## processor
module processor(clk,rst,ld,kernel,o_img_re,o_img_addr,i_img_data,
                 o_out_we,o_out_addr,o_out_data,o_complete);
export LEC_CHECK = 0
export CAP_MARGIN = 5
export CORE_MARGIN = 2
export CORE_UTILIZATION = 70
export CTS_CLUSTER_SIZE = 42
export GPL_TIMING_DRIVEN = 1
export HOLD_SLACK_MARGIN = 0.28
export MAX_ROUTING_LAYER = met5
export SLEW_MARGIN = 20
export TNS_END_PERCENT = 75
create_clock -name core_clock -period 5.96 [get_ports {clk}]
run.sh (not shown) runs the stock make flow with config.mk's settings and CLKGATE_MAP_FILE=.
The starting point stopped in global routing with GRT-0116.
Then changed:
==> flow/config.mk (replaced) <==
export PLATFORM = sky130hd
export DESIGN_NAME = processor
export DESIGN_NICKNAME = processor
export VERILOG_FILES = /design/flow/design.v
export SDC_FILE = /design/flow/constraint.sdc
export NUM_CORES = 4
export LEC_CHECK = 0
export CAP_MARGIN = 20
export CORE_MARGIN = 2
export CORE_UTILIZATION = 25
export SLEW_MARGIN = 20
==> flow/constraint.sdc (replaced) <==
create_clock -name core_clock -period 9.18 [get_ports {clk}]
set_input_delay 1.8360 -clock core_clock [delete_from_list [all_inputs] [get_ports {clk}]]
set_output_delay 1.8360 -clock core_clock [all_outputs]
set_load 0.01 [all_outputs]
The changed run produced a clean layout.
Die area rises to 2.8 times its value.
Synthesized area does not change.
Synthesized cell count is unchanged.
Then changed:
--- a/flow/config.mk
+++ b/flow/config.mk
@@ -10 +10 @@
-export CORE_UTILIZATION = 25
+export CORE_UTILIZATION = 40
==> flow/constraint.sdc (replaced) <==
create_clock -name core_clock -period 11.9 [get_ports {clk}]
set_input_delay 2.3800 -clock core_clock [delete_from_list [all_inputs] [get_ports {clk}]]
set_output_delay 2.3800 -clock core_clock [all_outputs]
set_load 0.01 [all_outputs]
The changed run finished clean.
Via count increases by 0.55%.
Total power goes down by 21%.
Design area went down by 2.0%.
Routed wire length climbs by 1.5%.
First-iteration DRC count fell by 6.7%.
Worst setup slack improves by 2.5 ns.
Global-route usage went up by 11 points.

== lane 1 ==
Starting RTL as in the previous note.
Settings: LEC_CHECK=0, ABC_AREA=1, CAP_MARGIN=15, CELL_PAD_IN_SITES_DETAIL_PLACEMENT=2, CELL_PAD_IN_SITES_GLOBAL_PLACEMENT=3, CORE_MARGIN=2, CORE_UTILIZATION=30, GPL_TIMING_DRIVEN=0, MAX_ROUTING_LAYER=met5, MIN_ROUTING_LAYER=met1, SETUP_SLACK_MARGIN=0.99, SLEW_MARGIN=40, TNS_END_PERCENT=80; clock period 11.0 ns.
Relative to lane 1, the following input files were edited for lane 2:
- CAP_MARGIN: 15 -> 20
- GPL_TIMING_DRIVEN: 0 -> unset
- SETUP_SLACK_MARGIN: 0.99 -> unset
- MAX_ROUTING_LAYER: met5 -> met4
- CELL_PAD_IN_SITES_DETAIL_PLACEMENT: 2 -> unset
==> results <==
- [lane 2] wire length per cell fell 31% relative to lane 1
- Synthesized cell count: lane 1 vs lane 2 identical
- Lane 2 ends up with a fmax that is about 11% higher than in lane 1.
[inputs] lane 3 vs lane 2
- ABC_AREA removed (was 1)
- SLEW_MARGIN changed from 40 to 20
- CORE_UTILIZATION changed from 30 to 68
- MIN_ROUTING_LAYER removed (was met1)
- CTS_CLUSTER_DIAMETER newly set to 42
- CELL_PAD_IN_SITES_GLOBAL_PLACEMENT removed (was 3)
- TNS_END_PERCENT removed (was 80)
- CAP_MARGIN changed from 20 to 5
- the clock period (ns, I/O delays scaled along) changed from 11.0 to 7.57
==> comparison <==
- Run status, lane 3: aborted in global routing, error GRT-0116
- Lane 3 reports a lower core outline area than lane 2 does.
- Compared with lane 2, die width in lane 3 decreased by more than a quarter.
- Between lane 2 and lane 3, the flow reports yosys-reported design area after synthesis decreasing by a little under 10%.
- On count of placed standard cells including taps: between lane 3 and lane 2, it ends up lower for lane 3.
- Re die size: lane 3 is 59% down on lane 2.
- Delta (lane 3 minus lane 2): number of synthesized register bits has decreased; number of cells in Yosys stat decreased 4,911.
## Diff of input files: lane 4 against lane 3
- GPL_TIMING_DRIVEN newly set to 0
- MAX_ROUTING_LAYER changed from met4 to met5
- CORE_UTILIZATION changed from 68 to 39
- HOLD_SLACK_MARGIN newly set to 0.28
- CTS_CLUSTER_DIAMETER removed (was 42)
- TNS_END_PERCENT newly set to 75
- CAP_MARGIN changed from 5 to 20
- the clock period (ns, I/O delays scaled along) changed from 7.57 to 5.96
Results
Although lane 4 finished all stages, its layout failed final checks on setup timing.
Comparing lane 3 and lane 4, the lower placement-stage cell area was measured on lane 3.
Between lane 3 and lane 4, die area is lower for lane 3, lane 4 comes in above that.
Diff lane 3..lane 4 | hold buffer count at CTS | negligible
Initial cell density of the core in lane 4 is 29 points below lane 3.
Changes observed in lane 4 relative to lane 3: placement row count has increased; final weighted congestion in routability-driven placement has decreased; setup slack after placement has decreased.
--- input diff lane 4..lane 5 ---
- putting PLACE_DENSITY_LB_ADDON at 0.26 where nothing was set
- putting CTS_CLUSTER_SIZE at 42 where nothing was set
- swapping 0 for 1 in GPL_TIMING_DRIVEN
- swapping 39 for 72 in CORE_UTILIZATION
- swapping 5.96 for 7.23 in the clock period (ns, I/O delays scaled along)
### Flow results
Lane 5 did not run to completion, as it errored out during global routing. Measured against lane 5, the floorplan row count of lane 4 comes out at 1.4 times the reference value. Lane 5 vs lane 4: cell area reported after detailed placement down by a few percent. On die size, the lower figure sits with lane 5, not lane 4. Re number of gates resized after cts: lane 5 is 78% down on lane 4. Re die span in x: lane 5 and lane 4 aren't equal, and the higher value belongs to lane 4.

Setup of run A:
Starting RTL as in the previous note.
export LEC_CHECK = 0
export CAP_MARGIN = 20
export CORE_MARGIN = 2
export CORE_UTILIZATION = 71
export CTS_CLUSTER_SIZE = 42
export GPL_TIMING_DRIVEN = 1
export HOLD_SLACK_MARGIN = 0.28
export MAX_ROUTING_LAYER = met5
export PLACE_DENSITY = 0.8
export SLEW_MARGIN = 20
export TNS_END_PERCENT = 75
create_clock -name core_clock -period 7.23 [get_ports {clk}]
Run A terminated abnormally: 5_1_grt reported GRT-0116.
What run B does differently from run A at the input level:
Settings: MAX_ROUTING_LAYER no longer set, was met5; GPL_TIMING_DRIVEN no longer set, was 1; CTS_CLUSTER_SIZE no longer set, was 42; TNS_END_PERCENT no longer set, was 75; PLACE_DENSITY now 0.35, was 0.8; HOLD_SLACK_MARGIN no longer set, was 0.28; SETUP_SLACK_MARGIN now 0.73, previously not set; CORE_UTILIZATION now 62, was 71; the clock period (ns, I/O delays scaled along) now 7.75, was 7.23.
## What came out
No stage failed in run B, and the final checks on the layout all came back clean.
Core region area for run B is higher than for run A.
Going from run A to run B, width of the die grows by 6.9%.
Worst setup slack after placement: run B > run A
Summary: with run A as the reference, global placer's final weighted congestion in run B moved down by a few percent.
Compared with run A, run B degrades overall chip area.
Delta (run B minus run A): vertical die dimension went up; number of placed instances with taps included went up.
Input-level comparison between run C and run B:
Settings: setting TNS_END_PERCENT to 75 for the first time; setting GPL_TIMING_DRIVEN to 1 for the first time; setting MAX_ROUTING_LAYER to met5 for the first time; setting CTS_CLUSTER_SIZE to 14 for the first time; removing SETUP_SLACK_MARGIN (formerly 0.73); changing CORE_UTILIZATION from 62 to 39; removing PLACE_DENSITY (formerly 0.35); setting HOLD_SLACK_MARGIN to 0.28 for the first time; changing the clock period (ns, I/O delays scaled along) from 7.75 to 5.44.
[summary]
In run C the implementation ran to completion but is not tape-out ready, as the final checks report setup timing. Higher length of the first detailed-routing pass in iterations was reported by run B, not run C. Fraction of power consumed by the clock network, run C and run B, higher one = run C. From run B to run C the numbers moved as follows: clock skew fell 0.027 ns, die outline height went up by 26%. Instance area after placement ended up 6200 sq um higher on run C than on run B. As far as adder-cell share of the synthesized area goes, run C and run B are indistinguishable; the numbers are identical. Summary of run C over run B: worst setup slack fell 2.15 ns; post-route cell area rose about 6.4%; post-layout instance count excluding filler cells rose 1637. Relative to run B, average wire per cell in the routed design has gone down in run C.
> inputs changed (run C -> run D)
Settings: MAX_ROUTING_LAYER: met5 -> unset; CORE_UTILIZATION: 39 -> 21; CTS_CLUSTER_SIZE: 14 -> unset; TNS_END_PERCENT: 75 -> unset; GPL_TIMING_DRIVEN: 1 -> unset; HOLD_SLACK_MARGIN: 0.28 -> unset; the clock period (ns, I/O delays scaled along): 5.44 -> 17.3.
## What came out
The flow did not stop early for run D: all stages ran, and the layout cleared the timing, design-rule and antenna checks. Run D against run C: register share of total power higher; number of nets at the end of the flow lower; data arrival time of the critical path higher; routed wire length lower. [run D vs run C] relative area change from synthesis to final layout: lower in run D. From run C to run D, distinct cell type count of the synthesized netlist did not move at all. Looking at fraction of power consumed by combinational cells, run D sits 0.7 points below run C. Compared run C against run D; area used by sequential logic in the layout within noise.

Starting RTL as in the previous note.
make LEC_CHECK=0 CAP_MARGIN=5 CORE_MARGIN=2 CORE_UTILIZATION=66 CTS_CLUSTER_SIZE=42 GPL_TIMING_DRIVEN=1 HOLD_SLACK_MARGIN=0.28 MAX_ROUTING_LAYER=met5 SETUP_SLACK_MARGIN=1.55 SLEW_MARGIN=20 TNS_END_PERCENT=75 finish   # period 5.96 ns
The starting point did not get past global routing (5_1_grt).
Then changed:
Settings changed: CAP_MARGIN 5 to 20, CORE_UTILIZATION 66 to 40, CTS_CLUSTER_SIZE 42 to unset, GPL_TIMING_DRIVEN 1 to unset, HOLD_SLACK_MARGIN 0.28 to unset, MAX_ROUTING_LAYER met5 to unset, SETUP_SLACK_MARGIN 1.55 to unset, TNS_END_PERCENT 75 to unset.
Clock period 5.96 ns to 9.18 ns, I/O delays scaled along.
Effect: With this change the flow passed the timing, design-rule and antenna checks. Area after synthesis is unchanged. Synthesized cell count does not change. Die size rises by 64%.
Then changed:
Settings changed: CAP_MARGIN 20 to 40, CORE_UTILIZATION 40 to 57, CTS_CLUSTER_SIZE set to 14.
Clock period 9.18 ns to 5.64 ns, I/O delays scaled along.
After rerunning:
- The changed run finished but fails on negative setup slack
- cell area is higher by 5.7%
- sequential share of layout area is lower by 2.1 points
- power is higher by 60%
- routed wire length is higher by 2.9%
- die size is lower by about 30%
- non-clock buffer count is higher by 636
Then changed:
Settings changed: CAP_MARGIN 40 to 20, CORE_UTILIZATION 57 to 39, CTS_CLUSTER_SIZE 14 to unset.
Clock period 5.64 ns to 13.3 ns, I/O delays scaled along.
Outcome:
- The new run passed the timing, design-rule and antenna checks
- wire length went down by 0.67%
- clock-buffer cell count went up by 25
- total power went down by 57%
- fmax went down by 17%
- sequential cell count stays the same
Then changed:
Settings changed: CORE_ASPECT_RATIO set to 0.5, CORE_UTILIZATION 39 to 72, CTS_CLUSTER_DIAMETER set to 356, CTS_CLUSTER_SIZE set to 100, PLACE_DENSITY set to 0.36, TNS_END_PERCENT set to 10.
Clock period 13.3 ns to 5.44 ns, I/O delays scaled along.
=>
- With this change the flow ended with an error in global routing (5_1_grt)
- die area decreases by 45%
- synthesized cell count stays the same
- synthesized area does not change
Then changed:
Settings changed: CORE_ASPECT_RATIO 0.5 to unset, CORE_UTILIZATION 72 to 57, CTS_CLUSTER_DIAMETER 356 to 365, CTS_CLUSTER_SIZE 100 to 14, PLACE_DENSITY 0.36 to unset, TNS_END_PERCENT 10 to unset.
Clock period 5.44 ns to 5.3 ns, I/O delays scaled along.
Result: Now the flow completed, yet does not pass: negative setup slack. Area after synthesis does not change. Die area grows by 26%. Synthesized cell count stays the same.

== build 89 ==
processor again, from the RTL that the note above started with.
==> flow/config.mk <==
export PLATFORM = sky130hd
export DESIGN_NAME = processor
export DESIGN_NICKNAME = processor
export VERILOG_FILES = /design/flow/design.v
export SDC_FILE = /design/flow/constraint.sdc
export NUM_CORES = 4
export LEC_CHECK = 0
export ABC_AREA = 1
export CAP_MARGIN = 40
export CORE_ASPECT_RATIO = 0.5
export CORE_MARGIN = 2
export CORE_UTILIZATION = 72
export CTS_CLUSTER_DIAMETER = 400
export CTS_CLUSTER_SIZE = 99
export HOLD_SLACK_MARGIN = 0.29
export PLACE_DENSITY_LB_ADDON = 0.0
export SETUP_SLACK_MARGIN = 1.67
export SLEW_MARGIN = 20
==> flow/constraint.sdc <==
create_clock -name core_clock -period 5.69 [get_ports {clk}]
set_input_delay 1.1380 -clock core_clock [delete_from_list [all_inputs] [get_ports {clk}]]
set_output_delay 1.1380 -clock core_clock [all_outputs]
set_load 0.01 [all_outputs]
For build 89, the flow was terminated by a tool error in 5_1_grt and produced no final design.
For build 9, these inputs were changed with respect to build 89:
Settings: a change of CAP_MARGIN from 40 to 20; a change of PLACE_DENSITY_LB_ADDON from 0.0 to 0.02; a change of CTS_CLUSTER_DIAMETER from 400 to 389; a deleted HOLD_SLACK_MARGIN that had been 0.29; an added TNS_END_PERCENT of 5; a deleted CORE_ASPECT_RATIO that had been 0.5; a change of SETUP_SLACK_MARGIN from 1.67 to 0.73; a deleted ABC_AREA that had been 1; a change of the clock period (ns, I/O delays scaled along) from 5.69 to 5.1.
Notes after the runs:
Compared with build 89, build 9 shows a lower number of resized instances in the post-cts repair step.
Build 9: die outline width is 32% lower than what build 89 reported.
Taking build 89 as the reference, in build 9 sequential-to-total area share from yosys stat moved up; post-synthesis cell count from yosys went down 4911; cell area after synthesis now sits lower.
Seen in the log of build 9: GRT-0116 during 5_1_grt, after which the run never completed.
When the final numbers for build 89 and build 9 were put side by side, the vertical extent of the die turned out to be smaller in build 89.
Input changes introduced in build 18 (baseline for comparison: build 9):
Settings: CTS_CLUSTER_DIAMETER: 389 -> 400; ABC_AREA: unset -> 1; PLACE_DENSITY_LB_ADDON: 0.02 -> unset; SETUP_SLACK_MARGIN: 0.73 -> 1.67; TNS_END_PERCENT: 5 -> unset; CORE_ASPECT_RATIO: unset -> 0.5; CAP_MARGIN: 20 -> 40; the clock period (ns, I/O delays scaled along): 5.1 -> 5.69.
==> results <==
- Not one of build 9 and build 18 finished clean.
- [compare] base=build 9 new=build 18: worst-case setup slack after placement now sits higher, site row count now sits lower.
- Side by side, placed wire-length estimate after detailed placement turned out lower in build 18 than in build 9.
- Delta(compound-cell area share of the yosys netlist, build 18 - build 9) < 0
- Build 18 against build 9; area of the synthesized netlist per yosys stat is up by a little under 10%.
--- input diff build 18..build 91 ---
Settings: a deleted CORE_ASPECT_RATIO that had been 0.5; an added PLACE_DENSITY_LB_ADDON of 0.03; a deleted ABC_AREA that had been 1; a deleted CTS_CLUSTER_DIAMETER that had been 400; a deleted SETUP_SLACK_MARGIN that had been 1.67; a change of CAP_MARGIN from 40 to 20; a change of CTS_CLUSTER_SIZE from 99 to 43; a change of the clock period (ns, I/O delays scaled along) from 5.69 to 3.78.
Comparing count of library flops with an enable pin for build 91 and build 18, the smaller number came from build 91.
The main logic family after synthesis comes out multiplexers in one run and simple AND/OR/NAND/NOR gates in the other, namely in build 91 and build 18 respectively.
[build 91] maximum level of the CTS H-tree rose 3 relative to build 18
Against build 18, build 91 comes in 4911 lower on yosys stat cell total.
For build 91, the flow was terminated by a tool error in 5_1_grt and produced no final design.

Starting RTL as in the previous note.
==> flow/config.mk <==
export PLATFORM = sky130hd
export DESIGN_NAME = processor
export DESIGN_NICKNAME = processor
export VERILOG_FILES = /design/flow/design.v
export SDC_FILE = /design/flow/constraint.sdc
export NUM_CORES = 4
export LEC_CHECK = 0
export ABC_AREA = 1
export CAP_MARGIN = 15
export CELL_PAD_IN_SITES_DETAIL_PLACEMENT = 2
export CELL_PAD_IN_SITES_GLOBAL_PLACEMENT = 3
export CORE_MARGIN = 2
export CORE_UTILIZATION = 67
export GPL_TIMING_DRIVEN = 0
export MAX_ROUTING_LAYER = met5
export MIN_ROUTING_LAYER = met2
export PLACE_DENSITY_LB_ADDON = 0.17
export SETUP_SLACK_MARGIN = 0.99
export SLEW_MARGIN = 40
export TNS_END_PERCENT = 80
==> flow/constraint.sdc <==
create_clock -name core_clock -period 11.0 [get_ports {clk}]
set_input_delay 2.2000 -clock core_clock [delete_from_list [all_inputs] [get_ports {clk}]]
set_output_delay 2.2000 -clock core_clock [all_outputs]
set_load 0.01 [all_outputs]
The baseline died in 3_1_place_gp_skip_io with FLW-0024.
Rerun with:
ABC_AREA = default   (was 1)
CAP_MARGIN = 5   (was 15)
CELL_PAD_IN_SITES_DETAIL_PLACEMENT = 1   (was 2)
CELL_PAD_IN_SITES_GLOBAL_PLACEMENT = 2   (was 3)
CORE_UTILIZATION = 40   (was 67)
MAX_ROUTING_LAYER = default   (was met5)
PLACE_DENSITY_LB_ADDON = default   (was 0.17)
SETUP_SLACK_MARGIN = default   (was 0.99)
SLEW_MARGIN = 20   (was 40)
TNS_END_PERCENT = default   (was 80)
clock period = 5.21 ns   (was 11.0 ns; I/O delays follow)
Outcome:
- This time the run failed in 5_1_grt
- die area came out higher by 53%
- synthesized cell count came out lower by 40%
- synthesized area came out lower by 8.3%
Rerun with:
CAP_MARGIN = 0   (was 5)
CELL_PAD_IN_SITES_DETAIL_PLACEMENT = default   (was 1)
CELL_PAD_IN_SITES_GLOBAL_PLACEMENT = 1   (was 2)
CORE_UTILIZATION = 39   (was 40)
CTS_CLUSTER_DIAMETER = 310   (was default)
CTS_CLUSTER_SIZE = 14   (was default)
GPL_ROUTABILITY_DRIVEN = 0   (was default)
HOLD_SLACK_MARGIN = 0.28   (was default)
MAX_ROUTING_LAYER = met5   (was default)
MIN_ROUTING_LAYER = default   (was met2)
TNS_END_PERCENT = 25   (was default)
What happened: This time the run finished but fails on negative setup slack. Synthesized area stays the same. Die size rises by 2.5%. Synthesized cell count does not change.
Rerun with:
SLEW_MARGIN = 40   (was 20)
TNS_END_PERCENT = 60   (was 25)
clock period = 7.13 ns   (was 5.21 ns; I/O delays follow)
Effect:
- The changed run completed, yet does not pass: negative setup slack
- maximum frequency came out higher slightly
- combinational power came out lower by a quarter to a third
- wire length stays flat
- die area stays the same
- core utilization came out lower by 0.19 points
- cell area came out lower slightly
- global-route usage came out higher by 0.17 points
- worst hold slack improved by 6.3 ps
Power and IR drop assume default switching activity.
